== oak ==
Design cpu, start of the top module:
module cpu(clk,reset,s,load,in,out,N,V,Z,w);
  input clk, reset, s, load;
  input [15:0] in;
  output [15:0] out;
  output N, V, Z, w;
  wire [15:0] inst_reg_out;
  Load_enabled_register #(16) instruction_register(clk, load, in, inst_reg_out);
  wire [2:0] nsel, opcode, readnum, writenum;
  wire [1:0] op, ALUop, shift;
  wire [15:0] sximm5, sximm8;
  Inst_dec instruction_decoder(inst_reg_out, nsel, opcode, op, ALUop, sximm5, sximm8, shift, readnum, writenum);
  wire [1:0] vsel;
  wire loada, loadb, asel, bsel, loadc, loads, write; 
  Controller datapath_controller(clk, s, reset, opcode, op, w, loada, loadb, loadc, loads, asel, bsel, vsel, nsel, write);
  datapath DP(.clk(clk),  
                .readnum(readnum), .vsel(vsel), .loada(loada), .loadb(loadb),   
                .shift(shift), .asel(asel), .bsel(bsel), .ALUop(ALUop), .loadc(loadc), .loads(loads), .sximm5(sximm5),  
                .writenum(writenum), .write(write), .sximm8(sximm8), .mdata(16'b0), .PC(8'b0),  
                .status({V, N, Z}), .datapath_out(out)  
              );
endmodule
For scale: about 1000 cells after synthesis, roughly 40 I/O pins, ~10000 um2 of cells after synthesis.
==> flow/config.mk <==
export PLATFORM = sky130hd
export DESIGN_NAME = cpu
export DESIGN_NICKNAME = cpu
export VERILOG_FILES = /design/flow/design.v
export SDC_FILE = /design/flow/constraint.sdc
export NUM_CORES = 4
export LEC_CHECK = 0
export ABC_AREA = 1
export CAP_MARGIN = 20
export CORE_MARGIN = 2
export CORE_UTILIZATION = 68
export CTS_CLUSTER_SIZE = 100
export SETUP_SLACK_MARGIN = 0.95
export SLEW_MARGIN = 20
==> flow/constraint.sdc <==
create_clock -name core_clock -period 3.24 [get_ports {clk}]
set_input_delay 0.6480 -clock core_clock [delete_from_list [all_inputs] [get_ports {clk}]]
set_output_delay 0.6480 -clock core_clock [all_outputs]
set_load 0.01 [all_outputs]
run.sh (not shown) runs the stock make flow with config.mk's settings and CLKGATE_MAP_FILE=.
Seen in the log of oak: GRT-0116 during global routing (5_1_grt), after which the run never completed.
diff inputs: oak => pine
Settings: SETUP_SLACK_MARGIN now 1.06, was 0.95; CORE_UTILIZATION now 72, was 68; TNS_END_PERCENT now 20, previously not set; CTS_CLUSTER_SIZE now 93, was 100; the clock period (ns, I/O delays scaled along) now 4.35, was 3.24.
==> results <==
- pine went all the way through the flow, and no timing, DRC or antenna check failed.
- Placeable core region (oak / pine): 1.06
- Per the comparison of pine with oak, detailed placer's ending HPWL went down by 1.3 mm, placed cell area went down, number of synthesized register bits stayed essentially flat, number of gates given a new drive strength after cts lower, die size down about 5.4%.
- Re count of buffers inserted at the top-level ports: no difference whatsoever between oak and pine.
- Taking oak as the reference, in pine initial cell density of the core increased 3.8 points; deepest clock path buffer count essentially unchanged; number of enable flip-flop cells essentially unchanged.
#### Input delta (birch over pine)
Settings: a change of CTS_CLUSTER_SIZE from 93 to 98; an added CTS_CLUSTER_DIAMETER of 400; a change of TNS_END_PERCENT from 20 to 10; a deleted SETUP_SLACK_MARGIN that had been 1.06; an added CORE_ASPECT_RATIO of 0.5; a change of the clock period (ns, I/O delays scaled along) from 4.35 to 3.34.
In birch, the combinational group share of total power came out 4.2 points above the value in pine.
Via count on birch is behind pine.
When birch is measured against pine, its design internal power turns out 1.1 mW higher.
birch leaves less setup margin than pine.
The lower number of search-and-repair iterations in the first detailed-routing pass came out of pine.
Comparing birch and pine, the one run not ending clean was birch.
Post-synthesis cell area came out exactly the same in birch and pine.
Final clock skew in birch vs pine: up 0.012 ns
reg2reg as the classification of the worst setup path was reported by birch, and in2reg by pine.
Comparing birch and pine, the lower count of cell instances traversed by the critical path was measured on pine.
Standby leakage power (birch / pine): 1.06
### birch -> maple
Settings: CORE_UTILIZATION changed from 72 to 26; CORE_ASPECT_RATIO removed (was 0.5); CTS_CLUSTER_SIZE removed (was 98); CTS_CLUSTER_DIAMETER removed (was 400); TNS_END_PERCENT removed (was 10); ABC_AREA removed (was 1); the clock period (ns, I/O delays scaled along) changed from 3.34 to 5.73.
==> comparison <==
- No stage failed in maple, and the final checks on the layout all came back clean.
- [compare] base=birch new=maple: sequential power lost about 43%, cell count shrank by 34.
- Between maple and birch, final clock period utilization by the worst path is lower for maple, birch comes in above that.
- Summary of maple over birch: area after synthesis dropped about 1%; routed wire length lower; maximum VDD drop now sits lower.
Inputs modified between maple and cedar:
Settings: setting CTS_CLUSTER_SIZE to 100 for the first time; setting PLACE_DENSITY to 0.35 for the first time; setting SETUP_SLACK_MARGIN to 0.92 for the first time; changing CORE_UTILIZATION from 26 to 68; setting ABC_AREA to 1 for the first time; changing the clock period (ns, I/O delays scaled along) from 5.73 to 3.24.
==> results <==
Out of cedar and maple, the only run to close with the timing, design-rule and antenna checks passing was maple.
Against maple, number of cells in the yosys synthesis report in cedar rose by more than a quarter.
Number of cells produced by synthesis (lower): maple
As of cedar, Yosys chip area had risen slightly compared to maple.
Total setup buffers inserted after CTS in cedar vs maple: up 43
Power is estimated from default activity; no workload was simulated.
